==> flow/run.sh <==
#!/bin/bash
# the make line also repeats each setting of config.mk as NAME=value (left out here)
make -C /OpenROAD-flow-scripts/flow DESIGN_CONFIG=/design/flow/config.mk WORK_HOME=/design/flow/orfs CLKGATE_MAP_FILE= finish
==> flow/config.mk <==
export PLATFORM = sky130hd
export DESIGN_NAME = top
export DESIGN_NICKNAME = top
export VERILOG_FILES = /design/flow/design.v
export SDC_FILE = /design/flow/constraint.sdc
export NUM_CORES = 4
export LEC_CHECK = 0
export ABC_AREA = 1
export CAP_MARGIN = 20
export CORE_MARGIN = 2
export CORE_UTILIZATION = 72
export CTS_CLUSTER_SIZE = 10
export PLACE_DENSITY_LB_ADDON = 0.1
export SETUP_SLACK_MARGIN = 0.42
export SLEW_MARGIN = 20
==> flow/constraint.sdc <==
create_clock -name core_clock -period 2.78 [get_ports {clk}]
set_input_delay 0.5560 -clock core_clock [delete_from_list [all_inputs] [get_ports {clk}]]
set_output_delay 0.5560 -clock core_clock [all_outputs]
set_load 0.01 [all_outputs]
==> flow/design.v <==
module length (
	input wire [31:0] op,
	output wire [5:0] op_length
);
assign op_length = (op[31:16] == 16'd0)? 
						(
							(op[15:8] == 8'd0)?
								(
									(op[7:4] == 4'd0)?
									(
										(op[3:2] == 2'd0)?
											(
												(op[1] == 1'd0)?op[0]:6'd2
											)
											:
											(
												(op[3] == 1'd0)?6'd3:6'd4
											)
									)
									:
									(
										(op[7:6] == 2'd0)?
											(
												(op[5] == 1'd0)?6'd5:6'd6
											)
											:
											(
												(op[7] == 1'd0)?6'd7:6'd8
											)
									)
								)
								:
								(
									(op[15:12] == 4'd0)?
									(
										(op[11:10] == 2'd0)?
											(
												(op[9] == 1'd0)?6'd9:6'd10
											)
											:
											(
												(op[11] == 1'd0)?6'd11:6'd12
											)
									)
									:
									(
										(op[15:14] == 2'd0)?
											(
												(op[13] == 1'd0)?6'd13:6'd14
											)
											:
											(
												(op[15] == 1'd0)?6'd15:6'd16
											)
									)
								) 
						)
						: 
						(
								(op[31:24] == 8'd0)?
								(
									(op[23:20] == 4'd0)?
									(
										(op[19:18] == 2'd0)?
											(
												(op[17] == 1'd0)?6'd17:6'd18
											)
											:
											(
												(op[19] == 1'd0)?6'd19:6'd20
											)
									)
									:
									(
										(op[23:22] == 2'd0)?
											(
												(op[21] == 1'd0)?6'd21:6'd22
											)
											:
											(
												(op[23] == 1'd0)?6'd23:6'd24
											)
									)
								)
								:
								(
									(op[31:28] == 4'd0)?
									(
										(op[27:26] == 2'd0)?
											(
												(op[25] == 1'd0)?6'd25:6'd26
											)
											:
											(
												(op[27] == 1'd0)?6'd27:6'd28
											)
									)
									:
									(
										(op[31:30] == 2'd0)?
											(
												(op[29] == 1'd0)?6'd29:6'd30
											)
											:
											(
												(op[31] == 1'd0)?6'd31:6'd32
											)
									)
								) 
						) ;
endmodule
module top(
		input wire [31:0] opa,
		input wire [31:0] opb,
		input wire start,
		input wire rst,
		input wire clk,
		output reg done,
		output reg [31:0] result
);
reg [2:0] current_state;
reg [2:0] next_state;
reg [31:0] regopa;
reg [31:0] regopb;
reg [5:0] length_diff_reg;
wire [5:0] length_opa;
wire [5:0] length_opb;
wire [5:0] length_diff;
wire [31:0] length_in_opa;
wire [31:0] length_in_opb;
parameter IDLE = 3'd0;
parameter INPUT = 3'd1;
parameter ADJUDICATE = 3'd2;
parameter CAMP_SWITCH = 3'd3;
parameter ALIGN = 3'd4;
parameter ABSOLUTE = 3'd5;
parameter OUTPUT = 3'd6;
parameter ZEROS = 32'd0;
parameter ZEROS_C = 7'b0; 
always @(posedge clk or negedge rst) begin : proc_current_state
	if(~rst) begin
		current_state <= IDLE;
	end else begin
		current_state <= next_state ;
	end
end
always @ * begin : proc_next_state
	case (current_state)
		IDLE:begin 
			if(start == 1) 
				next_state <= INPUT;
			else 
				next_state <= IDLE;			
		end
		INPUT:next_state <= ADJUDICATE;
		ADJUDICATE:begin 
			if(regopa == regopb || regopa == 0 || regopb == 0) begin
				next_state <= OUTPUT;
			end
			else begin 
				next_state <= CAMP_SWITCH;
			end
		end
		CAMP_SWITCH:next_state <= ALIGN;
		ALIGN:next_state <= ABSOLUTE;
		ABSOLUTE:next_state <= ADJUDICATE;
		OUTPUT:begin 
			if(start == 1) 
				next_state <= INPUT;
			else 
				next_state <= IDLE;
		end
		default : next_state <= IDLE;
	endcase
end
always @(posedge clk or negedge rst) begin : proc_regopa
	if(~rst) begin
		regopa <= ZEROS;
	end else begin
		case (next_state)
			IDLE:regopa <= ZEROS;
			INPUT:regopa <= opa;
			ADJUDICATE:regopa <= regopa;
			CAMP_SWITCH:begin 
				if(regopa < regopb) begin
					regopa <= regopb;
				end
				else begin 
					regopa <= regopa;
				end
			end
			ALIGN:regopa <= regopa;
			ABSOLUTE:begin 
				if (regopa >= regopb ) begin 
					regopa <= regopa - regopb;
				end
				else begin 
					regopa <= regopb - regopa;
				end
			end		
			default :regopa <= regopa;
		endcase		
	end
end
always @(posedge clk or negedge rst) begin : proc_regopb
	if(~rst) begin
		regopb <= ZEROS;
	end else begin
		case (next_state)
			IDLE:regopb <= ZEROS;
			INPUT:regopb <= opb;
			ADJUDICATE:regopb <= regopb;
			CAMP_SWITCH:begin 
				if(regopa < regopb) begin
					regopb <= regopa <<< length_diff;
				end
				else begin 
					regopb <= regopb <<< length_diff;
				end
			end
			ALIGN:regopb <= regopb ;
			ABSOLUTE:regopb <= regopb >>> length_diff_reg;
			default:regopb <= regopb;
		endcase		
	end
end
assign length_in_opa = regopa;
assign length_in_opb = regopb;
length cal_opa_length(.op(length_in_opa), .op_length(length_opa));
length cal_opp_length(.op(length_in_opb), .op_length(length_opb));
assign length_diff = (length_opa >= length_opb)? (length_opa - length_opb):(length_opb - length_opa);
always @(posedge clk or negedge rst) begin : proc_length_diff_reg
	if(~rst) begin
		length_diff_reg <= 0;
	end else begin
		case (next_state)
			CAMP_SWITCH:begin 
				length_diff_reg <= length_diff;
			end
			default : length_diff_reg <= length_diff_reg;
		endcase
	end
end
always @(posedge clk or negedge rst) begin : proc_result
	if(~rst) begin
		result <= ZEROS;
	end else begin
		case (next_state)
			OUTPUT:begin 
				if(regopa == regopb) begin 
					result <= regopa ;
				end
				else if (regopa == 0 ) begin
					result <=  regopb ;
				end
				else begin 
					result <= regopa ;
				end
			end
			default : begin 
				result <= result;
			end
		endcase
	end
end
always @(posedge clk or negedge rst) begin : proc_done
	if(~rst) begin
		done <= 1'b0;
	end else begin
		case (next_state)
			OUTPUT: begin 
				done <= 1'b1;
			end
			default : done <= 1'b0;
		endcase
	end
end
endmodule  
==> results of run 1 <==
==> metrics by stage <==
step / utilization / TNS [ps]
2_1_floorplan: - / -21670
3_3_place_gp: 0.963 / -34140
3_5_place_dp: 0.963 / -61770
==> results.cfg, run 1 <==
; flow metrics
[yosys]
synthAoiAreaFrac = 0.203
xor_area_frac = 0.0246
top_cell = nand2_1
top_area_cell = dfrtp_1
fp_nets = 2464
synth_cell_types = 63
topCellsByArea = dfrtp_1 20%, nand2_1 19%, nand3_1 11%
edf_count = 0
ys_chip_area_um2 = 13900
synth_area_um2 = 13900
ys_seq_elements = 110
ys_sh_simple = 0.386
synthFlopType = dfrtp_1
netlist_top_cells_count = 691 x nand2_1, 300 x nand3_1, 218 x inv_1
logic_family = simple AND/OR/NAND/NOR gates
netlist_instances = 2319
ys_warn_count = 1
synth_seq_share = 0.198
mux_share = 0.00864
ys_cells = 2319
synth-adder-area-share = 0.0724
avgSynthCellArea_um2 = 5.99
async_flop_share = 1.00
yosys.area.top_type_share = 0.196

[run_status]
error = [ERROR DPL-0038] Utilization greater than 100%, impossible to legalize
failed_stage = clock tree synthesis (4_1_cts)
run_status = aborted with a tool error

[place]
portBuffers = 99
pre_cts_ws_ps = -1110
dp_cells = 2977
placed_area_um2 = 18100
routabilityCongestion = 1.22
dpl.hpwl_mm = 59.5

[floorplanning]
initial_core_util = 0.738
rows = 50
dieArea_um2 = 20400
fp.dieW_um = 143
core_um2 = 18800
die_y_um = 143
num_io_pins = 100
==> run 2: changes to the inputs <==
Settings changed: PLACE_DENSITY from default to 0.42, PLACE_DENSITY_LB_ADDON 0.1 to default, SETUP_SLACK_MARGIN 0.42 to 0.25.
Clock period 2.78 ns to 2.71 ns, I/O delays scaled along.
==> results.cfg, run 2 <==
; flow metrics
[run_status]
run_status = aborted with a tool error
failed_stage = detailed placement (3_5_place_dp)
error = [ERROR DPL-0033] detailed placement checks failed during check placement.

[yosys]
logic_family = simple AND/OR/NAND/NOR gates
synth_cell_types = 63
edf_count = 0
top_cell = nand2_1
async_flop_share = 1.00
synth_area_um2 = 13900
ys_sh_simple = 0.386
synth_seq_share = 0.198
ys_cells = 2319
ys_seq_elements = 110
topCellsByArea = dfrtp_1 20%, nand2_1 19%, nand3_1 11%
ys_warn_count = 1
mux_share = 0.00864
synthFlopType = dfrtp_1
synth-adder-area-share = 0.0724
yosys.area.top_type_share = 0.196
synthAoiAreaFrac = 0.203
netlist_instances = 2319
ys_chip_area_um2 = 13900
top_area_cell = dfrtp_1
avgSynthCellArea_um2 = 5.99
xor_area_frac = 0.0246
fp_nets = 2464
netlist_top_cells_count = 691 x nand2_1, 300 x nand3_1, 218 x inv_1

[floorplanning]
rows = 50
fp.dieW_um = 143
initial_core_util = 0.738
dieArea_um2 = 20400
die_y_um = 143
num_io_pins = 100
core_um2 = 18800

[place]
routabilityCongestion = 1.24
portBuffers = 99
## run 2: through the flow
stage	cell area, um^2	instances	setup WS (ps)	hold slack, ps
2_1_floorplan	14100	2319	-747	246
3_3_place_gp	18300	2996	-964	362
==> run 3: changes to the inputs <==
Settings changed: CAP_MARGIN 20 to 30, CELL_PAD_IN_SITES_GLOBAL_PLACEMENT from default to 1, CORE_UTILIZATION 72 to 40, CTS_CLUSTER_SIZE 10 to default, GPL_TIMING_DRIVEN from default to 0, HOLD_SLACK_MARGIN from default to 0.27, PLACE_DENSITY 0.42 to default, SETUP_SLACK_MARGIN 0.25 to default, SLEW_MARGIN 20 to 25, TNS_END_PERCENT from default to 95.
Clock period 2.71 ns to 7.8 ns, I/O delays scaled along.
==> results.cfg, run 3 <==
; flow metrics
[critical_path]
arrival_ps = 6000
r2r_slack_ps = 2110
worst_setup_path_start_kind = flip-flop
criticalPathCategory = flip-flop to flip-flop
required_ps = 8120
worstSetupEndpoint = regopb[5]
rr_worst_depth = 22
path_cells = inv_2 > nand2_2 > nor3_4 > nand3_1 > nor2_1 > inv_1 > a221oi_1 > inv_1 > a31oi_1 > ha_1 > inv_1 > fa_1 > nand3_1 > nand3_2 > inv_1 > nand2_1 > nand2_1 > inv_1 > nor2_2 > buf_4 > nand4_1 > o2111ai_1
cp-end-kind = flip-flop
cp_slowest_cell = dfrtp_1
slowest_delay_ps = 610
reg2reg_from = regopb[14]
worstPathMaxFanout = 10
startpoint = regopb[14]
critical_path.top_delay_family = simple AND/OR/NAND/NOR gates
path_depth = 22
cp_common_cell = inv_1
rr_endpoint = regopb[5]
path_buffers = 7

[floorplanning]
rows = 68
dieArea_um2 = 36300
num_io_pins = 100
fp.dieW_um = 190
initial_core_util = 0.404
die_y_um = 190
core_um2 = 34400

[clock_network]
post_cts_buffers = 0
clock_path_buffers = 2
numCtsBuffers = 9
cts.sinks = 110
cts-hold-fix-buffers = 0
path_clk_slew_ps = 90
htreeDepth = 3
cts_tree = done
post_cts_resized = 0
clock_latency_ps = 410
root_buffer = clkbuf_16

[yosys]
async_flop_share = 1.00
yosys.area.top_type_share = 0.196
netlist_instances = 2319
top_cell = nand2_1
synth_seq_share = 0.198
ys_seq_elements = 110
ys_warn_count = 1
ys_sh_simple = 0.386
synthAoiAreaFrac = 0.203
xor_area_frac = 0.0246
ys_cells = 2319
top_area_cell = dfrtp_1
avgSynthCellArea_um2 = 5.99
fp_nets = 2464
netlist_top_cells_count = 691 x nand2_1, 300 x nand3_1, 218 x inv_1
synth_area_um2 = 13900
synth-adder-area-share = 0.0724
synthFlopType = dfrtp_1
topCellsByArea = dfrtp_1 20%, nand2_1 19%, nand3_1 11%
edf_count = 0
mux_share = 0.00864
ys_chip_area_um2 = 13900
logic_family = simple AND/OR/NAND/NOR gates
synth_cell_types = 63

[grt]
grt_pass1_wl_mm = 107
grt_start_max_net_pins = 81
antenna_found_initial = 1
overflow = 0
groute.usage.overall = 0.409
grt_pass1_vias = 16800

[min_path]
worstHoldEndpoint = current_state[1]
hold_start = current_state[6]
hold_depth = 0
hold_path.class = flip-flop to flip-flop

[final_layout]
synthToLayoutAreaGrowth_pct = 13.5
fillers = 3835
utilization = 0.459
nNetsFinal = 2575

[place]
pre_cts_ws_ps = 2280
dpl.hpwl_mm = 61.2
portBuffers = 99
routabilityCongestion = 1.05

[route]
detail-route-antenna-nets = 0
wl_per_cell_um = 25.8
wirelength_mm = 74.6
drtIter0Drc = 1908
avgViaCountPerCell = 6.06
first_pass_iters = 11
drcViolationCount = 0
vias = 17500

[run_status]
run_status = no timing/DRC/antenna violations

[flow_run]
warnings = 64
drv_cap = 0

[timing]
setup_viol = 0
fin_crit_sh = 0.729
fin_worst_skew_ps = 13.9
tns_ps = 0
layout_setup_ws_ps = 2110
slew_viol_final = 0
min_period_ps = 5690
max_freq_mhz = 176
max_slew_margin = 0.282
rsz0062_at_grt = false
tightestPinTransition_ps = 1080
finalHoldViolCount = 0
run 3: per-stage QoR:
| step | hold WS, ps | std cells | instance area, um^2 |
|---|---|---|---|
| after floorplan | 355 | 2319 | 13900 |
| after detailed placement | 385 | 2874 | 15500 |
| after global routing | 408 | 2890 | 15800 |
| final | 398 | 2892 | 15800 |
| after CTS | 396 | 2890 | 15800 |
| after global placement | 367 | 2873 | 15500 |
run 3: final cells by class:
class                           instances  area [um^2]  share of cell area
Multi-Input combinational cell       1858         9660               0.612
Sequential cell                       110         2750               0.174
Timing Repair Buffer                  100         1020              0.0648
Inverter                              240          905              0.0573
Buffer                                111          584              0.0370
Tap cell                              455          569              0.0361
Clock buffer                           11          243              0.0154
Clock inverter                          5         41.3             0.00262
Antenna cell                            2         5.00            0.000317
run 3: metal layers:
| metal | routed length, um | GRT usage |
|---|---|---|
| met2 | 33500 | 0.663 |
| met4 | 6140 | 0.300 |
| met5 | 0 | 0 |
| met3 | 6410 | 0.0747 |
| met1 | 28600 | 0.486 |
==> run 4: changes to the inputs <==
Settings changed: ABC_AREA 1 to default, CAP_MARGIN 30 to 20, CELL_PAD_IN_SITES_GLOBAL_PLACEMENT 1 to default, CORE_UTILIZATION 40 to 70, GPL_TIMING_DRIVEN 0 to default, HOLD_SLACK_MARGIN 0.27 to default, SETUP_SLACK_MARGIN from default to 1.44, SLEW_MARGIN 25 to 20, TNS_END_PERCENT 95 to default.
Clock period 7.8 ns to 5.07 ns, I/O delays scaled along.
==> results.cfg, run 4 <==
; flow metrics
[yosys]
xor_area_frac = 0.0203
synthAoiAreaFrac = 0.275
yosys.area.top_type_share = 0.205
mux_share = 0.186
synth_area_um2 = 13300
synth-adder-area-share = 0.0757
topCellsByArea = dfrtp_1 21%, mux4_2 9.8%, ha_1 7.0%
ys_sh_simple = 0.160
synth_seq_share = 0.207
ys_warn_count = 1
netlist_instances = 1660
netlist_top_cells_count = 188 x nand2_1, 155 x a21oi_1, 133 x nor2_1
ys_chip_area_um2 = 13300
top_area_cell = dfrtp_1
edf_count = 0
top_cell = nand2_1
ys_cells = 1660
synthFlopType = dfrtp_1
synth_cell_types = 90
ys_seq_elements = 110
fp_nets = 1805
async_flop_share = 1.00
logic_family = AND-OR/OR-AND gates
avgSynthCellArea_um2 = 8.00

[place]
portBuffers = 99
placed_area_um2 = 15000
pre_cts_ws_ps = -103
dp_cells = 1953
dpl.hpwl_mm = 40.4
routabilityCongestion = 1.14

[floorplanning]
rows = 50
dieArea_um2 = 20100
die_y_um = 142
fp.dieW_um = 142
num_io_pins = 100
core_um2 = 18600
initial_core_util = 0.712

[run_status]
run_status = aborted with a tool error
error = [ERROR GRT-0232] Routing congestion too high. Check the congestion heatmap in the GUI.
failed_stage = global routing (5_1_grt)

[clock_network]
cts-hold-fix-buffers = 0
cts.sinks = 110
numCtsBuffers = 9
root_buffer = clkbuf_16
htreeDepth = 3
clock_path_buffers = 2

[grt]
groute.usage.overall = 0.934
overflow = 395
## run 4: repair_timing
action | 4_1_cts
setup buffers | 70
endpoints found under the setup margin | 90
pin swaps | 62
cloned | 3
gates resized | 202
## run 4: per-layer routing
metal  track usage  GRT overflow
met5         0.687             3
met4          1.01           164
met3         0.848            34
met2          1.02           166
met1         0.912            28
## run 4: through the flow
stage | TNS (ps) | utilization
2_1_floorplan | 0 | -
3_3_place_gp | 0 | 0.804
4_1_cts | 0 | 0.907
3_5_place_dp | -333 | 0.806
==> run 5: changes to the inputs <==
Settings changed: ABC_AREA from default to 0, CAP_MARGIN 20 to 15, CORE_ASPECT_RATIO from default to 1.76, CTS_CLUSTER_SIZE from default to 94, GPL_ROUTABILITY_DRIVEN from default to 0, MIN_ROUTING_LAYER from default to met1, PLACE_DENSITY_LB_ADDON from default to 0.14, SETUP_SLACK_MARGIN 1.44 to 0.96, TNS_END_PERCENT from default to 35.
Clock period 5.07 ns to 6.17 ns, I/O delays scaled along.
==> results.cfg, run 5 <==
; flow metrics
[yosys]
edf_count = 0
avgSynthCellArea_um2 = 8.00
logic_family = AND-OR/OR-AND gates
netlist_instances = 1660
fp_nets = 1805
xor_area_frac = 0.0203
topCellsByArea = dfrtp_1 21%, mux4_2 9.8%, ha_1 7.0%
top_cell = nand2_1
ys_sh_simple = 0.160
ys_seq_elements = 110
synth-adder-area-share = 0.0757
synth_seq_share = 0.207
ys_chip_area_um2 = 13300
synthAoiAreaFrac = 0.275
synth_cell_types = 90
synthFlopType = dfrtp_1
yosys.area.top_type_share = 0.205
synth_area_um2 = 13300
mux_share = 0.186
async_flop_share = 1.00
ys_cells = 1660
ys_warn_count = 1
top_area_cell = dfrtp_1
netlist_top_cells_count = 188 x nand2_1, 155 x a21oi_1, 133 x nor2_1

[place]
pre_cts_ws_ps = 170
portBuffers = 99
dp_cells = 1919
dpl.hpwl_mm = 40.1

[clock_network]
htreeDepth = 3
cts.sinks = 110
root_buffer = clkbuf_16
clock_path_buffers = 2
numCtsBuffers = 9

[run_status]
run_status = aborted with a tool error
error = [ERROR GRT-0116] Global routing finished with congestion. Check the congestion regions in the DRC Viewer.
failed_stage = global routing (5_1_grt)

[floorplanning]
dieArea_um2 = 20100
rows = 66
fp.dieW_um = 108
core_um2 = 18600
num_io_pins = 100
initial_core_util = 0.715
die_y_um = 187

[grt]
groute.usage.overall = 0.629
overflow = 8
## run 5: repair_timing
action	CTS
setup endpoints to repair	32
cloned	1
pin swaps	1
hold buffers	0
buffers inserted	7
gates resized	25
## run 5: routing by layer
| metal | track usage | overflow |
|---|---|---|
| met3 | 0.412 | 0 |
| met2 | 0.826 | 3 |
| met1 | 0.660 | 0 |
| met4 | 0.557 | 5 |
| met5 | 0.158 | 0 |
## run 5: through the flow
step	utilization	area (um^2)
after CTS	0.811	15100
after detailed placement	0.783	14600
after global placement	0.783	14600
after floorplan	-	13300
==> run 6: changes to the inputs <==
Settings changed: ABC_AREA 0 to 1, CAP_MARGIN 15 to 20, CORE_ASPECT_RATIO 1.76 to 0.5, CORE_UTILIZATION 70 to 72, CTS_CLUSTER_DIAMETER from default to 375, CTS_CLUSTER_SIZE 94 to 99, GPL_ROUTABILITY_DRIVEN 0 to default, MIN_ROUTING_LAYER met1 to default, PLACE_DENSITY from default to 0.44, PLACE_DENSITY_LB_ADDON 0.14 to default, SETUP_SLACK_MARGIN 0.96 to -0.25, SLEW_MARGIN 20 to 5, TNS_END_PERCENT 35 to default.
Clock period 6.17 ns to 3.48 ns, I/O delays scaled along.
==> results.cfg, run 6 <==
; flow metrics
[clock_network]
root_buffer = clkbuf_16
numCtsBuffers = 9
clock_path_buffers = 2
cts.sinks = 110
htreeDepth = 3

[yosys]
logic_family = simple AND/OR/NAND/NOR gates
netlist_instances = 2319
synth-adder-area-share = 0.0724
synth_cell_types = 63
synthAoiAreaFrac = 0.203
fp_nets = 2464
ys_warn_count = 1
ys_chip_area_um2 = 13900
top_cell = nand2_1
ys_seq_elements = 110
avgSynthCellArea_um2 = 5.99
yosys.area.top_type_share = 0.196
mux_share = 0.00864
netlist_top_cells_count = 691 x nand2_1, 300 x nand3_1, 218 x inv_1
synth_seq_share = 0.198
ys_sh_simple = 0.386
async_flop_share = 1.00
topCellsByArea = dfrtp_1 20%, nand2_1 19%, nand3_1 11%
ys_cells = 2319
edf_count = 0
xor_area_frac = 0.0246
synth_area_um2 = 13900
top_area_cell = dfrtp_1
synthFlopType = dfrtp_1

[place]
dpl.hpwl_mm = 50.2
routabilityCongestion = 1.20
placed_area_um2 = 16600
portBuffers = 99

[grt]
overflow = 291
groute.usage.overall = 0.899

[floorplanning]
initial_core_util = 0.745
core_um2 = 18700
fp.dieW_um = 201
rows = 35
num_io_pins = 100
die_y_um = 102
dieArea_um2 = 20500

[run_status]
error = [ERROR GRT-0116] Global routing finished with congestion. Check the congestion regions in the DRC Viewer.
failed_stage = global routing (5_1_grt)
run_status = aborted with a tool error
run 6: what timing repair did:
action	4_1_cts
hold endpoints to repair	0
setup buffers	22
hold buffers	0
setup endpoints to repair	36
pin swaps	24
gates resized	70
gates cloned	2
run 6: metal layers:
layer  overflow  global-route usage
met5          4               0.632
met3         23               0.807
met4        103               0.938
met1         16               0.878
met2        145                1.02
run 6: per-stage QoR:
| stage | util | std cells | setup WS (ps) |
|---|---|---|---|
| CTS | 0.936 | 2848 | -270 |
| detailed placement | 0.892 | 2814 | -612 |
| global placement | 0.892 | 2814 | -428 |
| floorplan | - | 2319 | -201 |
==> run 7: changes to the inputs <==
Settings changed: ABC_AREA 1 to 0, CAP_MARGIN 20 to 15, CORE_ASPECT_RATIO 0.5 to 1.76, CORE_UTILIZATION 72 to 58, CTS_CLUSTER_DIAMETER 375 to default, CTS_CLUSTER_SIZE 99 to 94, GPL_ROUTABILITY_DRIVEN from default to 0, MIN_ROUTING_LAYER from default to met1, PLACE_DENSITY 0.44 to default, SETUP_SLACK_MARGIN -0.25 to 0.96, SLEW_MARGIN 5 to 20, TNS_END_PERCENT from default to 35.
Clock period 3.48 ns to 6.18 ns, I/O delays scaled along.
==> results.cfg, run 7 <==
; flow metrics
[route]
first_pass_iters = 9
drtIter0Drc = 2081
drcViolationCount = 0
wirelength_mm = 59.7
vias = 15200
wl_per_cell_um = 29.5
avgViaCountPerCell = 7.52
detail-route-antenna-nets = 0

[clock_network]
cts_tree = done
clock_path_buffers = 2
cts-hold-fix-buffers = 0
cts.sinks = 110
path_clk_slew_ps = 90
htreeDepth = 3
numCtsBuffers = 9
clock_latency_ps = 400
root_buffer = clkbuf_16

[flow_run]
warnings = 65
drv_cap = 0

[yosys]
avgSynthCellArea_um2 = 8.00
ys_warn_count = 1
topCellsByArea = dfrtp_1 21%, mux4_2 9.8%, ha_1 7.0%
netlist_top_cells_count = 188 x nand2_1, 155 x a21oi_1, 133 x nor2_1
async_flop_share = 1.00
synth_area_um2 = 13300
xor_area_frac = 0.0203
top_area_cell = dfrtp_1
ys_seq_elements = 110
yosys.area.top_type_share = 0.205
synthFlopType = dfrtp_1
synth_cell_types = 90
logic_family = AND-OR/OR-AND gates
fp_nets = 1805
netlist_instances = 1660
mux_share = 0.186
synthAoiAreaFrac = 0.275
ys_cells = 1660
ys_sh_simple = 0.160
ys_chip_area_um2 = 13300
top_cell = nand2_1
synth-adder-area-share = 0.0757
synth_seq_share = 0.207
edf_count = 0

[critical_path]
path_buffers = 3
path_depth = 13
cp_slowest_cell = a222oi_1
startpoint = regopa[13]
rr_worst_depth = 13
worstPathMaxFanout = 37
slowest_delay_ps = 800
rr_endpoint = regopb[23]
arrival_ps = 5440
worst_setup_path_start_kind = flip-flop
critical_path.top_delay_family = AND-OR/OR-AND gates
path_cells = inv_1 > ha_1 > nand4_1 > or4_1 > nor2_1 > a211o_1 > nor2_2 > buf_4 > nor2_2 > buf_4 > a222oi_1 > o221ai_4 > a221o_1
worstSetupEndpoint = regopb[23]
cp-end-kind = flip-flop
reg2reg_from = regopa[13]
required_ps = 6430
criticalPathCategory = flip-flop to flip-flop
r2r_slack_ps = 1000

[place]
placed_area_um2 = 14700
portBuffers = 99
dpl.hpwl_mm = 43.1
dp_cells = 1993

[final_layout]
layout.cells.non_filler = 2024
synthToLayoutAreaGrowth_pct = 16.0
nNetsFinal = 1862
mi_logic_area_um2 = 9830
fillers = 1968
utilization = 0.683
seq_area_um2 = 2760
fin_area_um2 = 15400

[timing]
finalHoldViolCount = 0
min_period_ps = 5180
tightestPinTransition_ps = 1150
fin_worst_skew_ps = 16.5
tns_ps = 0
setup_viol = 0
max_freq_mhz = 193
max_slew_margin = 0.234
rsz0062_at_grt = true
fin_crit_sh = 0.839
slew_viol_final = 0

[run_status]
run_status = no timing/DRC/antenna violations

[floorplanning]
rows = 73
fp.dieW_um = 118
core_um2 = 22600
initial_core_util = 0.589
die_y_um = 205
dieArea_um2 = 24200
num_io_pins = 100

[min_path]
hold_start = current_state[6]
hold_depth = 0
hold_path.class = flip-flop to flip-flop
worstHoldEndpoint = current_state[1]

[grt]
grt_pass1_vias = 14900
grt_start_max_net_pins = 66
grt_pass1_wl_mm = 89.6
groute.usage.overall = 0.495
overflow = 0
antenna_found_initial = 3
==> run 7: final cells by class <==
type | count | area share
well taps | 300 | 0.0244
inverters | 106 | 0.0258
diodes | 2 | 0.000325
clock buffers | 9 | 0.0146
repair buffers | 195 | 0.113
multi-input cells | 1295 | 0.638
flip-flops and latches | 110 | 0.179
clock inverters | 7 | 0.00479
==> run 7: per-stage QoR <==
stage | hold slack [ps] | worst slack (ps)
after floorplan | 367 | 1000
after global placement | 380 | 441
after detailed placement | 393 | 269
after CTS | 412 | 976
after global routing | 444 | 945
final | 407 | 996
==> run 7: timing repair <==
item / in CTS / in global routing
resized: 13 / 41
setup endpoints to repair: 31 / 32
pin swaps: 1 / 5
setup buffers: 6 / 7
==> run 7: per-layer routing <==
layer / part of all wire / GRT usage / up-vias
li1: - / - / 6320
met1: 0.31 / 0.519 / 7049
met2: 0.45 / 0.774 / 1328
met3: 0.13 / 0.184 / 511
met4: 0.11 / 0.436 / 4
met5: 0.00044 / 0.00208 / -
==> run 8: changes to the inputs <==
Settings changed: ABC_AREA 0 to 1, CAP_MARGIN 15 to 35, CORE_UTILIZATION 58 to 72, CTS_CLUSTER_DIAMETER from default to 238, CTS_CLUSTER_SIZE 94 to 20, SETUP_SLACK_MARGIN 0.96 to 0.65.
Clock period 6.18 ns to 6.92 ns, I/O delays scaled along.
==> results.cfg, run 8 <==
; flow metrics
[run_status]
run_status = aborted with a tool error
failed_stage = global routing (5_1_grt)
error = [ERROR GRT-0116] Global routing finished with congestion. Check the congestion regions in the DRC Viewer.

[yosys]
netlist_top_cells_count = 691 x nand2_1, 300 x nand3_1, 218 x inv_1
ys_warn_count = 1
ys_seq_elements = 110
ys_sh_simple = 0.386
yosys.area.top_type_share = 0.196
ys_cells = 2319
synth_cell_types = 63
avgSynthCellArea_um2 = 5.99
synth_area_um2 = 13900
topCellsByArea = dfrtp_1 20%, nand2_1 19%, nand3_1 11%
edf_count = 0
synthFlopType = dfrtp_1
synth-adder-area-share = 0.0724
synth_seq_share = 0.198
ys_chip_area_um2 = 13900
logic_family = simple AND/OR/NAND/NOR gates
netlist_instances = 2319
fp_nets = 2464
top_area_cell = dfrtp_1
mux_share = 0.00864
synthAoiAreaFrac = 0.203
async_flop_share = 1.00
top_cell = nand2_1
xor_area_frac = 0.0246

[clock_network]
clock_path_buffers = 2
cts-hold-fix-buffers = 0
htreeDepth = 3
root_buffer = clkbuf_16
cts.sinks = 110
numCtsBuffers = 9
post_cts_resized = 0
post_cts_buffers = 0

[floorplanning]
rows = 67
core_um2 = 19000
dieArea_um2 = 20500
die_y_um = 188
num_io_pins = 100
fp.dieW_um = 109
initial_core_util = 0.731

[place]
pre_cts_ws_ps = 1960
portBuffers = 99
dpl.hpwl_mm = 44.5

[grt]
groute.usage.overall = 0.616
overflow = 8
[run 8: per-stage QoR]
stage          area [um^2]   util  instances  hold slack (ps)
4_1_cts              15000  0.790       2579              388
3_5_place_dp         14700  0.774       2563              372
3_3_place_gp         14700  0.774       2562              367
2_1_floorplan        13900      -       2319              355
[run 8: layer usage]
| metal | GRT overflow | global-route usage |
|---|---|---|
| met1 | 0 | 0.648 |
| met3 | 0 | 0.332 |
| met4 | 4 | 0.586 |
| met2 | 4 | 0.850 |
| met5 | 0 | 0.0179 |
==> run 9: changes to the inputs <==
Settings changed: ABC_AREA 1 to default, CAP_MARGIN 35 to 20, CORE_ASPECT_RATIO 1.76 to default, CTS_CLUSTER_DIAMETER 238 to default, CTS_CLUSTER_SIZE 20 to default, GPL_ROUTABILITY_DRIVEN 0 to default, MIN_ROUTING_LAYER met1 to default, SETUP_SLACK_MARGIN 0.65 to default, TNS_END_PERCENT 35 to default.
Clock period 6.92 ns to 4.58 ns, I/O delays scaled along.
==> results.cfg, run 9 <==
; flow metrics
[run_status]
error = [ERROR GRT-0232] Routing congestion too high. Check the congestion heatmap in the GUI.
run_status = aborted with a tool error
failed_stage = global routing (5_1_grt)

[yosys]
synth_seq_share = 0.207
topCellsByArea = dfrtp_1 21%, mux4_2 9.8%, ha_1 7.0%
ys_sh_simple = 0.160
ys_cells = 1660
synthAoiAreaFrac = 0.275
ys_seq_elements = 110
top_cell = nand2_1
top_area_cell = dfrtp_1
synth_cell_types = 90
netlist_top_cells_count = 188 x nand2_1, 155 x a21oi_1, 133 x nor2_1
ys_warn_count = 1
synth_area_um2 = 13300
edf_count = 0
async_flop_share = 1.00
xor_area_frac = 0.0203
logic_family = AND-OR/OR-AND gates
yosys.area.top_type_share = 0.205
avgSynthCellArea_um2 = 8.00
synthFlopType = dfrtp_1
ys_chip_area_um2 = 13300
mux_share = 0.186
synth-adder-area-share = 0.0757
fp_nets = 1805
netlist_instances = 1660

[floorplanning]
core_um2 = 18000
fp.dieW_um = 140
initial_core_util = 0.737
dieArea_um2 = 19500
num_io_pins = 100
rows = 49
die_y_um = 140

[clock_network]
numCtsBuffers = 9
htreeDepth = 3
clock_path_buffers = 2
cts.sinks = 110
root_buffer = clkbuf_16

[grt]
overflow = 81
groute.usage.overall = 0.840

[place]
portBuffers = 99
dp_cells = 2006
pre_cts_ws_ps = -252
routabilityCongestion = 1.39
dpl.hpwl_mm = 41.4
-- run 9: repair_timing --
action | in CTS
setup buffers | 23
hold buffers | 0
gates resized | 20
pin swaps | 25
setup endpoints to repair | 26
-- run 9: routing by layer --
metal / GRT overflow / GRT usage
met1: 0 / 0.866
met4: 34 / 0.813
met5: 0 / 0.313
met3: 4 / 0.731
met2: 43 / 0.960
-- run 9: per-stage QoR --
stage / cell area [um^2]
global placement: 15400
CTS: 16000
floorplan: 13400
detailed placement: 15400
==> run 10: changes to the inputs <==
Settings changed: ABC_AREA from default to 1, CAP_MARGIN 20 to 15, CORE_ASPECT_RATIO from default to 1.76, CTS_CLUSTER_DIAMETER from default to 238, CTS_CLUSTER_SIZE from default to 89, GPL_ROUTABILITY_DRIVEN from default to 1, HOLD_SLACK_MARGIN from default to 0.29, MIN_ROUTING_LAYER from default to met1, PLACE_DENSITY from default to 0.4, SETUP_SLACK_MARGIN from default to -0.23, TNS_END_PERCENT from default to 35.
Clock period 4.58 ns to 6.92 ns, I/O delays scaled along.
==> results.cfg, run 10 <==
; flow metrics
[yosys]
synth_cell_types = 63
synth_seq_share = 0.198
synthFlopType = dfrtp_1
ys_cells = 2319
fp_nets = 2464
synthAoiAreaFrac = 0.203
logic_family = simple AND/OR/NAND/NOR gates
ys_warn_count = 1
top_area_cell = dfrtp_1
edf_count = 0
synth-adder-area-share = 0.0724
ys_seq_elements = 110
mux_share = 0.00864
ys_sh_simple = 0.386
avgSynthCellArea_um2 = 5.99
xor_area_frac = 0.0246
netlist_instances = 2319
async_flop_share = 1.00
netlist_top_cells_count = 691 x nand2_1, 300 x nand3_1, 218 x inv_1
ys_chip_area_um2 = 13900
topCellsByArea = dfrtp_1 20%, nand2_1 19%, nand3_1 11%
yosys.area.top_type_share = 0.196
top_cell = nand2_1
synth_area_um2 = 13900

[place]
portBuffers = 99
dpl.hpwl_mm = 44.1
pre_cts_ws_ps = 1970
routabilityCongestion = 1.24
placed_area_um2 = 14700

[clock_network]
post_cts_buffers = 0
htreeDepth = 3
root_buffer = clkbuf_16
post_cts_resized = 0
cts-hold-fix-buffers = 0
clock_path_buffers = 2
cts.sinks = 110
numCtsBuffers = 9

[floorplanning]
die_y_um = 188
initial_core_util = 0.731
num_io_pins = 100
rows = 67
dieArea_um2 = 20500
fp.dieW_um = 109
core_um2 = 19000

[run_status]
run_status = aborted with a tool error
failed_stage = global routing (5_1_grt)
error = [ERROR GRT-0116] Global routing finished with congestion. Check the congestion regions in the DRC Viewer.

[grt]
overflow = 6
groute.usage.overall = 0.613
-- run 10: metrics by stage --
step            util  std cells  hold slack, ps
3_5_place_dp   0.774       2562             373
2_1_floorplan      -       2319             355
4_1_cts        0.789       2578             389
3_3_place_gp   0.774       2562             368
-- run 10: routing by layer --
layer,track usage,GRT overflow
met1,0.648,0
met2,0.844,4
met3,0.318,0
met4,0.591,2
met5,0.0281,0
==> run 11: changes to the inputs <==
Settings changed: CAP_MARGIN 15 to 20, CORE_ASPECT_RATIO 1.76 to 1.13, CTS_CLUSTER_DIAMETER 238 to default, CTS_CLUSTER_SIZE 89 to 99, GPL_ROUTABILITY_DRIVEN 1 to default, HOLD_SLACK_MARGIN 0.29 to default, MIN_ROUTING_LAYER met1 to default, PLACE_DENSITY 0.4 to 0.44, SETUP_SLACK_MARGIN -0.23 to default, TNS_END_PERCENT 35 to default.
Clock period 6.92 ns to 4.4 ns, I/O delays scaled along.
==> results.cfg, run 11 <==
; flow metrics
[run_status]
run_status = finished with violations
failed_checks = setup timing

[grt]
grt_pass1_wl_mm = 90.3
groute.usage.overall = 0.577
grt_start_max_net_pins = 67
overflow = 0
antenna_found_initial = 0
grt_pass1_vias = 17000

[critical_path]
worstPathMaxFanout = 15
required_ps = 4680
critical_path.top_delay_family = simple AND/OR/NAND/NOR gates
cp-end-kind = flip-flop
path_depth = 19
path_cells = clkinv_2 > nand2_1 > nor2_2 > nand3_2 > nor2_1 > a22oi_1 > nor3b_1 > ha_1 > nand2_1 > inv_1 > nand4_1 > nand3_4 > inv_1 > or2_1 > o21ai_4 > clkinv_2 > nor2_1 > a31oi_1 > o211ai_1
r2r_slack_ps = -80
slowest_delay_ps = 570
criticalPathCategory = flip-flop to flip-flop
worstSetupEndpoint = regopb[16]
reg2reg_from = regopb[31]
path_buffers = 4
worst_setup_path_start_kind = flip-flop
startpoint = regopb[31]
arrival_ps = 4760
cp_slowest_cell = nor2_1
rr_worst_depth = 19
rr_endpoint = regopb[16]

[route]
detail-route-antenna-nets = 0
drtIter0Drc = 3910
diodes = 0
avgViaCountPerCell = 7.00
wl_per_cell_um = 22.6
vias = 18500
first_pass_iters = 11
wirelength_mm = 59.9
drcViolationCount = 0

[timing]
slew_viol_final = 0
max_slew_margin = 0.313
finalHoldViolCount = 0
max_freq_mhz = 223
tightestPinTransition_ps = 1020
layout_setup_ws_ps = -75.0
tns_ps = -365
fin_worst_skew_ps = 14.5
setup_viol = 9
fin_crit_sh = 1.02
min_period_ps = 4480

[place]
pre_cts_ws_ps = 265
dpl.hpwl_mm = 44.8
routabilityCongestion = 1.23
portBuffers = 99

[clock_network]
numCtsBuffers = 9
cts_tree = done
path_clk_slew_ps = 80
cts.sinks = 110
htreeDepth = 3
root_buffer = clkbuf_16
clock_path_buffers = 2
clock_latency_ps = 370

[yosys]
synthAoiAreaFrac = 0.203
ys_chip_area_um2 = 13900
synth_seq_share = 0.198
avgSynthCellArea_um2 = 5.99
top_area_cell = dfrtp_1
mux_share = 0.00864
edf_count = 0
logic_family = simple AND/OR/NAND/NOR gates
async_flop_share = 1.00
ys_seq_elements = 110
synth_area_um2 = 13900
ys_sh_simple = 0.386
synthFlopType = dfrtp_1
ys_warn_count = 1
synth_cell_types = 63
ys_cells = 2319
synth-adder-area-share = 0.0724
netlist_instances = 2319
xor_area_frac = 0.0246
fp_nets = 2464
top_cell = nand2_1
yosys.area.top_type_share = 0.196
topCellsByArea = dfrtp_1 20%, nand2_1 19%, nand3_1 11%
netlist_top_cells_count = 691 x nand2_1, 300 x nand3_1, 218 x inv_1

[floorplanning]
core_um2 = 19100
die_y_um = 152
fp.dieW_um = 135
num_io_pins = 100
rows = 54
initial_core_util = 0.727
dieArea_um2 = 20400

[min_path]
hold_path.class = flip-flop to flip-flop
hold_depth = 0
worstHoldEndpoint = current_state[1]
hold_start = current_state[6]

[flow_run]
warnings = 64
drv_cap = 0

[final_layout]
fillers = 1443
synthToLayoutAreaGrowth_pct = 12.5
nNetsFinal = 2539
[run 11: layout make-up]
class / count / area [um^2] / area share
repair inverters: 1 / 5.00 / 0.000320
inverters: 240 / 921 / 0.0589
clock buffers: 11 / 243 / 0.0155
well taps: 252 / 315 / 0.0202
clock inverters: 5 / 42.5 / 0.00272
repair buffers: 174 / 1600 / 0.103
flip-flops and latches: 110 / 2750 / 0.176
multi-input cells: 1858 / 9750 / 0.624
[run 11: per-stage QoR]
| step | util | hold slack [ps] | cell area [um^2] | instances |
|---|---|---|---|---|
| after floorplan | - | 355 | 13900 | 2319 |
| after global placement | 0.794 | 367 | 15200 | 2631 |
| after detailed placement | 0.794 | 387 | 15200 | 2631 |
| after CTS | 0.809 | 406 | 15500 | 2647 |
| after global routing | 0.818 | 423 | 15600 | 2651 |
| final | 0.818 | 407 | 15600 | 2651 |
[run 11: metal layers]
metal	vias to the layer above	GRT usage	routed length, um
li1	7896	-	-
met1	8081	0.633	18800
met2	1892	0.857	24500
met3	675	0.251	9610
met4	2	0.491	6900
met5	-	0	50
[run 11: repair_timing]
| action | in CTS | in global routing |
|---|---|---|
| hold buffers | 0 | 0 |
| setup buffers | 0 | 1 |
| setup endpoints to repair | 0 | 31 |
| gates resized | 0 | 33 |
==> run 12: changes to the inputs <==
Settings changed: ABC_AREA 1 to 0, CAP_MARGIN 20 to 15, CORE_ASPECT_RATIO 1.13 to 1.76, CORE_MARGIN 2 to 4, CORE_UTILIZATION 72 to 50, CTS_CLUSTER_DIAMETER from default to 216, CTS_CLUSTER_SIZE 99 to 94, GPL_ROUTABILITY_DRIVEN from default to 0, MIN_ROUTING_LAYER from default to met1, PLACE_DENSITY 0.44 to 0.42, TNS_END_PERCENT from default to 35.
Clock period 4.4 ns to 7.41 ns, I/O delays scaled along.
==> results.cfg, run 12 <==
; flow metrics
[clock_network]
clock_path_buffers = 2
clock_latency_ps = 400
cts-hold-fix-buffers = 0
root_buffer = clkbuf_16
cts_tree = done
numCtsBuffers = 9
cts.sinks = 110
htreeDepth = 3
post_cts_resized = 0
path_clk_slew_ps = 90
post_cts_buffers = 0

[grt]
groute.usage.overall = 0.399
grt_pass1_vias = 14200
antenna_found_initial = 4
overflow = 0
grt_start_max_net_pins = 68
grt_pass1_wl_mm = 87.5

[timing]
fin_worst_skew_ps = 16.4
min_period_ps = 6820
setup_viol = 0
fin_crit_sh = 0.920
tns_ps = 0
rsz0062_at_grt = false
slew_viol_final = 0
tightestPinTransition_ps = 1340
max_slew_margin = 0.0973
max_freq_mhz = 147
finalHoldViolCount = 0

[yosys]
yosys.area.top_type_share = 0.205
async_flop_share = 1.00
top_area_cell = dfrtp_1
edf_count = 0
ys_cells = 1660
synth_seq_share = 0.207
mux_share = 0.186
synthFlopType = dfrtp_1
synth_area_um2 = 13300
synth-adder-area-share = 0.0757
synthAoiAreaFrac = 0.275
top_cell = nand2_1
netlist_top_cells_count = 188 x nand2_1, 155 x a21oi_1, 133 x nor2_1
ys_warn_count = 1
ys_chip_area_um2 = 13300
ys_seq_elements = 110
ys_sh_simple = 0.160
synth_cell_types = 90
fp_nets = 1805
logic_family = AND-OR/OR-AND gates
topCellsByArea = dfrtp_1 21%, mux4_2 9.8%, ha_1 7.0%
netlist_instances = 1660
avgSynthCellArea_um2 = 8.00
xor_area_frac = 0.0203

[run_status]
run_status = no timing/DRC/antenna violations

[critical_path]
criticalPathCategory = flip-flop to flip-flop
reg2reg_from = regopb[31]
rr_endpoint = regopb[24]
worstSetupEndpoint = regopb[24]
r2r_slack_ps = 590
path_cells = nor3_1 > nand3_1 > nor4b_1 > o211ai_1 > o211a_1 > inv_1 > ha_1 > buf_4 > nand4_1 > a31oi_1 > mux2i_1 > xor2_4 > mux4_2 > mux2i_1 > nor2_1 > a2111oi_2 > o21ai_1
cp_slowest_cell = a2111oi_2
critical_path.top_delay_family = AND-OR/OR-AND gates
rr_worst_depth = 17
worstPathMaxFanout = 23
slowest_delay_ps = 870
cp_common_cell = mux2i_1
path_depth = 17
cp-end-kind = flip-flop
arrival_ps = 7050
startpoint = regopb[31]
worst_setup_path_start_kind = flip-flop
path_buffers = 2
required_ps = 7640

[place]
dpl.hpwl_mm = 43.5
dp_cells = 1976
portBuffers = 99

[min_path]
hold_start = current_state[6]
worstHoldEndpoint = current_state[1]
hold_path.class = flip-flop to flip-flop
hold_depth = 0

[final_layout]
layout.cells.non_filler = 1998
synthToLayoutAreaGrowth_pct = 11.7
nNetsFinal = 1814
utilization = 0.571

[route]
drtIter0Drc = 1691
vias = 14400
wl_per_cell_um = 29.2
avgViaCountPerCell = 7.22
wirelength_mm = 58.4
drcViolationCount = 0
first_pass_iters = 9
detail-route-antenna-nets = 0

[floorplanning]
num_io_pins = 100
die_y_um = 224
rows = 78
initial_core_util = 0.512
dieArea_um2 = 29300
fp.dieW_um = 131
core_um2 = 26000

[flow_run]
drv_cap = 0
warnings = 64
run 12: per-stage QoR:
stage                     hold slack [ps]  setup WS, ps  area, um^2
after floorplan                       367          2230       13300
after global placement                383          1180       14500
after detailed placement              383          1050       14500
after CTS                             404          1020       14800
after global routing                  424           248       14800
final                                 397           592       14800
run 12: layout make-up:
cell class / count / area [um^2]
Timing Repair Buffer: 147 / 1360
Clock buffer: 9 / 225
Sequential cell: 110 / 2760
Fill cell: 2467 / 11100
Tap cell: 320 / 400
Clock inverter: 7 / 81.3
Multi-Input combinational cell: 1295 / 9600
Antenna cell: 4 / 10.0
Inverter: 106 / 398
run 12: per-layer routing:
| layer | up-vias | share of wire | global-route usage |
|---|---|---|---|
| met5 | - | 0 | 0.00173 |
| met4 | 0 | 0.093 | 0.312 |
| met3 | 298 | 0.089 | 0.0832 |
| met2 | 1005 | 0.49 | 0.645 |
| met1 | 6906 | 0.33 | 0.447 |
| li1 | 6216 | - | - |
==> run 13: changes to the inputs <==
Settings changed: ABC_AREA 0 to default, CAP_MARGIN 15 to 20, CORE_ASPECT_RATIO 1.76 to 1.91, CORE_MARGIN 4 to 2, CORE_UTILIZATION 50 to 42, CTS_CLUSTER_DIAMETER 216 to 322, CTS_CLUSTER_SIZE 94 to 91, GPL_ROUTABILITY_DRIVEN 0 to default, HOLD_SLACK_MARGIN from default to -0.08, MAX_ROUTING_LAYER from default to met4, MIN_ROUTING_LAYER met1 to default, PLACE_DENSITY 0.42 to 0.38, SETUP_SLACK_MARGIN from default to -0.65, TNS_END_PERCENT 35 to 10.
Clock period 7.41 ns to 7.0 ns, I/O delays scaled along.
==> results.cfg, run 13 <==
; flow metrics
[run_status]
run_status = no timing/DRC/antenna violations

[floorplanning]
num_io_pins = 100
rows = 90
dieArea_um2 = 33100
die_y_um = 250
fp.dieW_um = 133
core_um2 = 31400
initial_core_util = 0.423

[critical_path]
path_cells = nor4_1 > and3_1 > o21ai_0 > o211ai_1 > o211a_1 > ha_1 > inv_1 > fa_1 > a21o_1 > a21oi_1 > a31oi_1 > buf_4 > mux2i_1 > xor2_4 > buf_4 > mux2i_1 > o22a_1 > nor2_1 > or4_1
path_buffers = 3
required_ps = 7270
worstSetupEndpoint = regopb[31]
slowest_delay_ps = 740
rr_endpoint = regopb[31]
path_depth = 19
arrival_ps = 6660
startpoint = regopb[12]
r2r_slack_ps = 610
worst_setup_path_start_kind = flip-flop
rr_worst_depth = 19
reg2reg_from = regopb[12]
criticalPathCategory = flip-flop to flip-flop
worstPathMaxFanout = 32
cp_slowest_cell = nor4_1
critical_path.top_delay_family = simple AND/OR/NAND/NOR gates
cp-end-kind = flip-flop

[route]
drtIter0Drc = 1495
drcViolationCount = 0
wirelength_mm = 65.5
vias = 14500
wl_per_cell_um = 31.1
avgViaCountPerCell = 6.86
detail-route-antenna-nets = 0
first_pass_iters = 7

[place]
portBuffers = 99
dpl.hpwl_mm = 50.4
routabilityCongestion = 1.01

[clock_network]
post_cts_resized = 0
htreeDepth = 3
numCtsBuffers = 9
clock_path_buffers = 2
cts.sinks = 110
cts-hold-fix-buffers = 0
root_buffer = clkbuf_16
clock_latency_ps = 400
post_cts_buffers = 0
cts_tree = done
path_clk_slew_ps = 90

[grt]
grt_use_met2 = 0.679
grt_util_met1 = 0.415
grt_pass1_wl_mm = 95.8
overflow = 0
antenna_found_initial = 1
busiest_layer = met2
grt_start_max_net_pins = 63
grt_use_met3 = 0.0650
groute.usage.overall = 0.404
grt_pass1_vias = 14400

[timing]
holdWs_ps = 413
setup_viol = 0
slew_viol_final = 0
finalHoldViolCount = 0
rsz0062_at_grt = false
tightestPinTransition_ps = 1120
min_period_ps = 6390
tns_ps = 0
max_slew_margin = 0.250
fin_worst_skew_ps = 11.1
fin_crit_sh = 0.913
max_freq_mhz = 157

[yosys]
avgSynthCellArea_um2 = 8.00
async_flop_share = 1.00
ys_sh_simple = 0.160
edf_count = 0
ys_cells = 1660
xor_area_frac = 0.0203
mux_share = 0.186
logic_family = AND-OR/OR-AND gates
ys_chip_area_um2 = 13300
ys_seq_elements = 110
netlist_top_cells_count = 188 x nand2_1, 155 x a21oi_1, 133 x nor2_1
synth_area_um2 = 13300
synth-adder-area-share = 0.0757
topCellsByArea = dfrtp_1 21%, mux4_2 9.8%, ha_1 7.0%
top_area_cell = dfrtp_1
synthFlopType = dfrtp_1
synth_cell_types = 90
synthAoiAreaFrac = 0.275
synth_seq_share = 0.207
netlist_instances = 1660
top_cell = nand2_1
yosys.area.top_type_share = 0.205
fp_nets = 1805
ys_warn_count = 1

[min_path]
hold_start = current_state[6]
hold_depth = 0
hold_path.class = flip-flop to flip-flop
worstHoldEndpoint = current_state[1]

[final_layout]
utilization = 0.479
synthToLayoutAreaGrowth_pct = 13.4
nNetsFinal = 1832

[flow_run]
drv_cap = 0
warnings = 64
run 13: final cells by class:
type	count	area, um^2
well taps	414	518
fillers	3153	16400
inverters	106	398
clock buffers	10	239
clock inverters	6	58.8
multi-input cells	1295	9600
flip-flops and latches	110	2760
diodes	1	2.50
repair buffers	165	1480
run 13: per-layer routing:
layer  part of all wire  routed length [um]  vias to the layer above
li1                   -                   -                     6245
met1               0.34               22000                     6994
met2               0.50               32600                      900
met3              0.066                4340                      321
met4               0.10                6560                        0
met5                  0                   0                        -
run 13: metrics by stage:
| step | cell area (um^2) | instances | setup WS, ps |
|---|---|---|---|
| 3_5_place_dp | 14700 | 2090 | 802 |
| 2_1_floorplan | 13300 | 1660 | 1820 |
| 6_report | 15100 | 2107 | 611 |
| 5_1_grt | 15100 | 2107 | 391 |
| 4_1_cts | 15000 | 2106 | 784 |
| 3_3_place_gp | 14700 | 2090 | 929 |
==> run 14: changes to the inputs <==
Settings changed: ABC_AREA from default to 0, CAP_MARGIN 20 to 15, CELL_PAD_IN_SITES_DETAIL_PLACEMENT from default to 1, CELL_PAD_IN_SITES_GLOBAL_PLACEMENT from default to 2, CORE_ASPECT_RATIO 1.91 to 1.76, CORE_MARGIN 2 to 7, CORE_UTILIZATION 42 to 50, CTS_CLUSTER_DIAMETER 322 to default, CTS_CLUSTER_SIZE 91 to 90, GPL_ROUTABILITY_DRIVEN from default to 1, HOLD_SLACK_MARGIN -0.08 to 0.22, MAX_ROUTING_LAYER met4 to default, MIN_ROUTING_LAYER from default to met1, PLACE_DENSITY 0.38 to default, SETUP_SLACK_MARGIN -0.65 to 0.96, TNS_END_PERCENT 10 to 40.
Clock period 7.0 ns to 9.86 ns, I/O delays scaled along.
==> results.cfg, run 14 <==
; flow metrics
[run_status]
run_status = no timing/DRC/antenna violations

[flow_run]
warnings = 64
drv_cap = 0

[route]
vias = 14500
drcViolationCount = 0
first_pass_iters = 9
avgViaCountPerCell = 7.33
drtIter0Drc = 1443
detail-route-antenna-nets = 0
wirelength_mm = 61.2
wl_per_cell_um = 30.9

[final_layout]
fin_area_um2 = 14700
synthToLayoutAreaGrowth_pct = 10.5
layout.cells.non_filler = 1982
nNetsFinal = 1797

[timing]
setup_viol = 0
max_freq_mhz = 154
max_slew_margin = 0.267
tightestPinTransition_ps = 1090
fin_worst_skew_ps = 13.0
slew_viol_final = 0
fin_crit_sh = 0.659
rsz0062_at_grt = false
finalHoldViolCount = 0
min_period_ps = 6490
tns_ps = 0

[critical_path]
slowest_delay_ps = 760
critical_path.top_delay_family = AND-OR/OR-AND gates
cp_slowest_cell = a211oi_1
path_buffers = 3
cp-end-kind = flip-flop
worstSetupEndpoint = regopb[29]
cp_common_cell = buf_4
arrival_ps = 6740
worstPathMaxFanout = 38
startpoint = regopb[14]
path_cells = nor4_1 > and3_1 > o21ai_0 > o211ai_1 > o211a_1 > inv_1 > ha_1 > buf_4 > nand4_1 > a31oi_1 > mux2i_1 > xor2_4 > buf_4 > mux4_1 > o22ai_1 > a21oi_1 > a211oi_1 > nand2_1
worst_setup_path_start_kind = flip-flop
rr_worst_depth = 18
r2r_slack_ps = 3370
criticalPathCategory = flip-flop to flip-flop
path_depth = 18
required_ps = 10110
rr_endpoint = regopb[29]
reg2reg_from = regopb[14]

[grt]
grt_pass1_vias = 15300
grt_pass1_wl_mm = 93.0
overflow = 0
groute.usage.overall = 0.392
antenna_found_initial = 0
grt_start_max_net_pins = 67

[yosys]
synth_cell_types = 90
async_flop_share = 1.00
synth-adder-area-share = 0.0757
yosys.area.top_type_share = 0.205
netlist_top_cells_count = 188 x nand2_1, 155 x a21oi_1, 133 x nor2_1
netlist_instances = 1660
logic_family = AND-OR/OR-AND gates
synth_seq_share = 0.207
ys_sh_simple = 0.160
ys_warn_count = 1
ys_chip_area_um2 = 13300
top_cell = nand2_1
avgSynthCellArea_um2 = 8.00
synthFlopType = dfrtp_1
edf_count = 0
ys_cells = 1660
synthAoiAreaFrac = 0.275
top_area_cell = dfrtp_1
fp_nets = 1805
synth_area_um2 = 13300
ys_seq_elements = 110
mux_share = 0.186
xor_area_frac = 0.0203
topCellsByArea = dfrtp_1 21%, mux4_2 9.8%, ha_1 7.0%

[place]
portBuffers = 99
dp_cells = 1965
dpl.hpwl_mm = 46.4
placed_area_um2 = 14400
routabilityCongestion = 1.15

[min_path]
worstHoldEndpoint = current_state[1]
hold_start = current_state[6]
hold_path.class = flip-flop to flip-flop
hold_depth = 0

[clock_network]
cts-hold-fix-buffers = 0
cts_tree = done
path_clk_slew_ps = 90
post_cts_buffers = 0
htreeDepth = 3
clock_latency_ps = 390
root_buffer = clkbuf_16
post_cts_resized = 0
cts.sinks = 110
clock_path_buffers = 2
numCtsBuffers = 9

[floorplanning]
die_y_um = 230
core_um2 = 26300
num_io_pins = 100
initial_core_util = 0.505
dieArea_um2 = 31500
rows = 79
fp.dieW_um = 137
## run 14: stage by stage
stage / hold slack, ps / util / worst slack (ps)
finish: 402 / 0.558 / 3370
global route: 421 / 0.558 / 3130
CTS: 406 / 0.558 / 3160
detailed placement: 387 / 0.546 / 3180
global placement: 380 / 0.546 / 3390
floorplan: 367 / - / 4680
## run 14: metal layers
layer | GRT usage | part of all wire | wire length, um
met5 | 0 | 0 | 0
met3 | 0.0706 | 0.075 | 4620
met1 | 0.418 | 0.34 | 20600
met2 | 0.655 | 0.49 | 29700
met4 | 0.331 | 0.10 | 6250
## run 14: cell type report
type                       count  area (um^2)
multi-input combinational   1295         9600
fill                        3210        11600
sequential                   110         2760
antenna                        1         2.50
timing repair buffer         130         1220
clock buffer                  10          239
clock inverter                 6         62.6
inverter                     106          398
tap                          324          405
==> run 15: changes to the inputs <==
Settings changed: ABC_AREA 0 to default, CELL_PAD_IN_SITES_DETAIL_PLACEMENT 1 to 2, CELL_PAD_IN_SITES_GLOBAL_PLACEMENT 2 to 0, CORE_ASPECT_RATIO 1.76 to default, CORE_MARGIN 7 to 3, CORE_UTILIZATION 50 to 40, CTS_CLUSTER_SIZE 90 to default, GPL_ROUTABILITY_DRIVEN 1 to default, HOLD_SLACK_MARGIN 0.22 to 0.21, MAX_ROUTING_LAYER from default to met4, MIN_ROUTING_LAYER met1 to met2, PLACE_DENSITY_LB_ADDON from default to 0.06, SETUP_SLACK_MARGIN 0.96 to -0.29, TNS_END_PERCENT 40 to default.
Clock period 9.86 ns to 5.28 ns, I/O delays scaled along.
==> results.cfg, run 15 <==
; flow metrics
[run_status]
run_status = aborted with a tool error
failed_stage = global routing (5_1_grt)
error = [ERROR GRT-0116] Global routing finished with congestion. Check the congestion regions in the DRC Viewer.

[clock_network]
htreeDepth = 3
numCtsBuffers = 9
root_buffer = clkbuf_16
cts.sinks = 110
clock_path_buffers = 2

[yosys]
synthFlopType = dfrtp_1
synth-adder-area-share = 0.0757
netlist_instances = 1660
top_cell = nand2_1
fp_nets = 1805
synth_area_um2 = 13300
synthAoiAreaFrac = 0.275
synth_cell_types = 90
top_area_cell = dfrtp_1
mux_share = 0.186
avgSynthCellArea_um2 = 8.00
topCellsByArea = dfrtp_1 21%, mux4_2 9.8%, ha_1 7.0%
yosys.area.top_type_share = 0.205
synth_seq_share = 0.207
netlist_top_cells_count = 188 x nand2_1, 155 x a21oi_1, 133 x nor2_1
ys_warn_count = 1
async_flop_share = 1.00
edf_count = 0
ys_sh_simple = 0.160
logic_family = AND-OR/OR-AND gates
ys_chip_area_um2 = 13300
xor_area_frac = 0.0203
ys_cells = 1660
ys_seq_elements = 110

[floorplanning]
dieArea_um2 = 35400
num_io_pins = 100
core_um2 = 32600
die_y_um = 188
initial_core_util = 0.407
rows = 66
fp.dieW_um = 188

[place]
dpl.hpwl_mm = 62.0
routabilityCongestion = 1.18
portBuffers = 99
placed_area_um2 = 15600
pre_cts_ws_ps = -464

[grt]
groute.usage.overall = 0.844
overflow = 285
[run 15: repair_timing]
item                                    CTS
endpoints found under the setup margin   29
hold buffers                              0
gates resized                             1
buffers inserted                          1
pin swaps                                 0
[run 15: metal layers]
metal	global-route usage	GRT overflow
met3	0.940	248
met1	-	-
met5	-	-
met4	0.610	15
met2	0.887	22
[run 15: stage by stage]
stage,std cells,hold WS (ps)
2_1_floorplan,1660,367
3_3_place_gp,2222,393
3_5_place_dp,2222,439
4_1_cts,2239,475
==> run 16: changes to the inputs <==
Settings changed: CAP_MARGIN 15 to 20, CELL_PAD_IN_SITES_DETAIL_PLACEMENT 2 to default, CELL_PAD_IN_SITES_GLOBAL_PLACEMENT 0 to default, CORE_MARGIN 3 to 2, CTS_CLUSTER_DIAMETER from default to 322, CTS_CLUSTER_SIZE from default to 46, HOLD_SLACK_MARGIN 0.21 to -0.08, MAX_ROUTING_LAYER met4 to default, MIN_ROUTING_LAYER met2 to default, PLACE_DENSITY from default to 0.38, PLACE_DENSITY_LB_ADDON 0.06 to default, SETUP_SLACK_MARGIN -0.29 to default.
Clock period 5.28 ns to 7.0 ns, I/O delays scaled along.
==> results.cfg, run 16 <==
; flow metrics
[run_status]
run_status = no timing/DRC/antenna violations

[floorplanning]
die_y_um = 186
core_um2 = 32600
initial_core_util = 0.407
rows = 66
dieArea_um2 = 34700
fp.dieW_um = 186
num_io_pins = 100

[timing]
max_freq_mhz = 164
holdWs_ps = 415
tightestPinTransition_ps = 1050
fin_crit_sh = 0.873
tns_ps = 0
max_slew_margin = 0.297
min_period_ps = 6110
finalHoldViolCount = 0
setup_viol = 0
rsz0062_at_grt = false
slew_viol_final = 0
fin_worst_skew_ps = 15.6

[grt]
grt_pass1_vias = 12800
grt_pass1_wl_mm = 87.1
antenna_found_initial = 1
grt_start_max_net_pins = 66
overflow = 0
groute.usage.overall = 0.346

[critical_path]
worst_setup_path_start_kind = flip-flop
critical_path.top_delay_family = simple AND/OR/NAND/NOR gates
worstPathMaxFanout = 30
path_cells = nor3_1 > nand3_1 > or4b_2 > o21ai_0 > inv_1 > fa_1 > a21o_1 > a21oi_1 > a31oi_1 > mux2i_1 > xor2_4 > buf_4 > mux4_2 > mux2i_1 > o21ai_0 > a21oi_1 > nand4_1
required_ps = 7260
criticalPathCategory = flip-flop to flip-flop
reg2reg_from = regopb[24]
r2r_slack_ps = 890
rr_worst_depth = 17
worstSetupEndpoint = regopb[28]
slowest_delay_ps = 710
rr_endpoint = regopb[28]
startpoint = regopb[24]
path_buffers = 2
cp_slowest_cell = or4b_2
cp-end-kind = flip-flop
path_depth = 17
arrival_ps = 6370

[route]
drcViolationCount = 0
drtIter0Drc = 1546
wl_per_cell_um = 28.2
vias = 13900
wirelength_mm = 59.9
first_pass_iters = 9
detail-route-antenna-nets = 0
avgViaCountPerCell = 6.54

[min_path]
hold_depth = 0
hold_start = current_state[6]
hold_path.class = flip-flop to flip-flop
worstHoldEndpoint = current_state[1]

[yosys]
edf_count = 0
ys_seq_elements = 110
ys_chip_area_um2 = 13300
synthFlopType = dfrtp_1
top_cell = nand2_1
ys_warn_count = 1
mux_share = 0.186
logic_family = AND-OR/OR-AND gates
avgSynthCellArea_um2 = 8.00
yosys.area.top_type_share = 0.205
ys_sh_simple = 0.160
ys_cells = 1660
async_flop_share = 1.00
synth_seq_share = 0.207
synth-adder-area-share = 0.0757
top_area_cell = dfrtp_1
topCellsByArea = dfrtp_1 21%, mux4_2 9.8%, ha_1 7.0%
fp_nets = 1805
synth_area_um2 = 13300
netlist_instances = 1660
synthAoiAreaFrac = 0.275
xor_area_frac = 0.0203
netlist_top_cells_count = 188 x nand2_1, 155 x a21oi_1, 133 x nor2_1
synth_cell_types = 90

[clock_network]
cts.sinks = 110
post_cts_resized = 0
path_clk_slew_ps = 100
clock_path_buffers = 2
cts_tree = done
clock_latency_ps = 400
post_cts_buffers = 0
root_buffer = clkbuf_16
cts-hold-fix-buffers = 0
numCtsBuffers = 9
htreeDepth = 3

[place]
routabilityCongestion = 1.01
dpl.hpwl_mm = 45.9
portBuffers = 99

[final_layout]
mi_logic_area_um2 = 9600
nNetsFinal = 1822
fillers = 3352
synthToLayoutAreaGrowth_pct = 13.2
seq_area_um2 = 2760

[flow_run]
drv_cap = 0
warnings = 64
## run 16: per-layer routing
| metal | track usage | routed length (um) |
|---|---|---|
| met4 | 0.0841 | 1450 |
| met3 | 0.108 | 6190 |
| met2 | 0.513 | 25900 |
| met1 | 0.487 | 26300 |
| met5 | 0.00429 | 52 |
## run 16: per-stage QoR
stage / std cells / cell area (um^2) / utilization / setup slack [ps]
finish: 2126 / 15000 / 0.461 / 892
global route: 2124 / 15000 / 0.461 / 429
CTS: 2124 / 15000 / 0.461 / 940
detailed placement: 2108 / 14700 / 0.451 / 960
global placement: 2108 / 14700 / 0.451 / 1010
floorplan: 1660 / 13300 / - / 1820
## run 16: final cells by class
class,count,area share
sequential,110,0.183
antenna,2,0.000333
clock buffer,9,0.0150
tap,442,0.0368
multi-input combinational,1295,0.638
timing repair buffer,155,0.0937
inverter,106,0.0265
clock inverter,7,0.00624
